## blue
==> flow/design.v <==
module multiplier  #(parameter width = 16)
   ( input    signed  [width-1 : 0] multiplicand,
     input    signed  [width-1 : 0] multiplier,   
     output   signed  [2 * width - 1 : 0] product
   ) ;
   assign  product = multiplicand * multiplier ;
endmodule
module  adder  #(parameter width = 32)  
		( input   signed [width-1 : 0] a ,
		  input   signed [width-1 : 0] b , 
		  output  signed [width-1 : 0] sum
		) ;
    assign   sum = a + b ;
endmodule
module accumulator #(parameter width = 32) 
	(input    clk,
     	 input    ena,
         input    reset,
         input	  signed [width - 1 : 0] acc_in,
   	 output   reg signed [width - 1 : 0] acc_out
	) ;
   always @(posedge clk) begin
      if (reset)  acc_out <= 0 ;
      else if (ena) acc_out <= acc_in ;
   end
endmodule
module mac_demo(input    clk, 
           input    reset, 
           input    ena,
   	   input    signed [16-1 : 0] k,
           input    signed [16-1 : 0] x,   
           output   signed [2 * 16 - 1 : 0] acc_out
          ) ;
           wire     signed [2 * 16 - 1 : 0] p ;
           wire     signed [2 * 16 - 1 : 0] acc_in ;
   multiplier  #(.width(16)) mult_0(.multiplicand(k),
                                          .multiplier(x),
                       			  .product(p)
                			  ) ;
   adder     #(.width(2*16)) add_0(.a(p),
                			 .b(acc_out),
                			 .sum(acc_in)
               				) ;
   accumulator  #(.width(2*16))  acc_0(.clk(clk),
                   			     .reset(reset),
                   			     .ena(ena),
                   			     .acc_in(acc_in),
                   			     .acc_out(acc_out)
                   			) ;
endmodule
Settings: LEC_CHECK=0, CAP_MARGIN=20, CORE_MARGIN=2, CORE_UTILIZATION=68, CTS_CLUSTER_DIAMETER=42, CTS_CLUSTER_SIZE=79, HOLD_SLACK_MARGIN=0.27, SETUP_SLACK_MARGIN=1.02, SLEW_MARGIN=20, TNS_END_PERCENT=40; clock period 3.9 ns.
run.sh (not shown) runs the stock make flow with config.mk's settings and CLKGATE_MAP_FILE=.
No crash in blue: every stage finished, but the layout fails its final checks due to setup timing.
--- input diff blue..purple ---
# blue
export LEC_CHECK = 0
export CAP_MARGIN = 20
export CORE_MARGIN = 2
export CORE_UTILIZATION = 68
export CTS_CLUSTER_DIAMETER = 42
export CTS_CLUSTER_SIZE = 79
export HOLD_SLACK_MARGIN = 0.27
export SETUP_SLACK_MARGIN = 1.02
export SLEW_MARGIN = 20
export TNS_END_PERCENT = 40
create_clock -name core_clock -period 3.9 [get_ports {clk}]
# purple
export LEC_CHECK = 0
export CAP_MARGIN = 20
export CORE_MARGIN = 2
export CORE_UTILIZATION = 65
export CTS_CLUSTER_SIZE = 79
export SLEW_MARGIN = 20
export TNS_END_PERCENT = 5
create_clock -name core_clock -period 6.52 [get_ports {clk}]
Results
Ran to the end and failed final checks on setup timing: purple.
Register-to-register slack: purple vs blue up 2.56 ns
blue → purple: sequential share of layout area picked up an extra 0.16 points.
Going from blue to purple, number of standard cells in the final layout excluding fillers went down by 2.0%; met3 layer usage reported by global route went down by 2.5 points; pin slew with the least headroom to its limit went down by 0.055 ns.
| number of non-clock buffers | purple vs blue | 40 lower |
Between blue and purple, the flow reports logic depth of the worst setup path including buffers decreasing by a little under 10%.
Relative to blue, overall die area has gone up in purple.
In the metrics for blue and purple, the one carrying the higher routed wire length is blue.


oak:
Starts from the design.v that is shown in full above.
export LEC_CHECK = 0
export ABC_AREA = 1
export CAP_MARGIN = 20
export CORE_ASPECT_RATIO = 1.35
export CORE_MARGIN = 2
export CORE_UTILIZATION = 67
export CTS_CLUSTER_DIAMETER = 268
export CTS_CLUSTER_SIZE = 95
export PLACE_DENSITY = 0.4
export SLEW_MARGIN = 20
create_clock -name core_clock -period 6.3 [get_ports {clk}]
Layout checks on oak: not met. Flow itself completed; violations: negative setup slack.
> inputs changed (oak -> pine)
Settings: SETUP_SLACK_MARGIN newly set to -0.53; CORE_UTILIZATION changed from 67 to 72; CORE_ASPECT_RATIO removed (was 1.35).
### Flow results
- pine ran in full, but the layout does not pass; the checks complain about negative setup slack.
- On aggregate global-route resource usage, the higher figure sits with oak, not pine.
- Count of clock-net buffers in the final layout: pine higher than oak
- Looking at multi-input combinational area share across pine and oak, the one that comes out higher is pine.
- End point of the critical path: acc_0.acc_out[20]$_SDFFE_PP0P_ -> pine, acc_0.acc_out[29]$_SDFFE_PP0P_ -> oak
- Looking at launch point of the critical path, the k[14] result is from oak; the x[4] one comes from pine.
- Compared with oak, pine shows a lower average wire per cell in the routed design.
- The number of setup violations in the final report in pine sits 3 above the value recorded for oak.
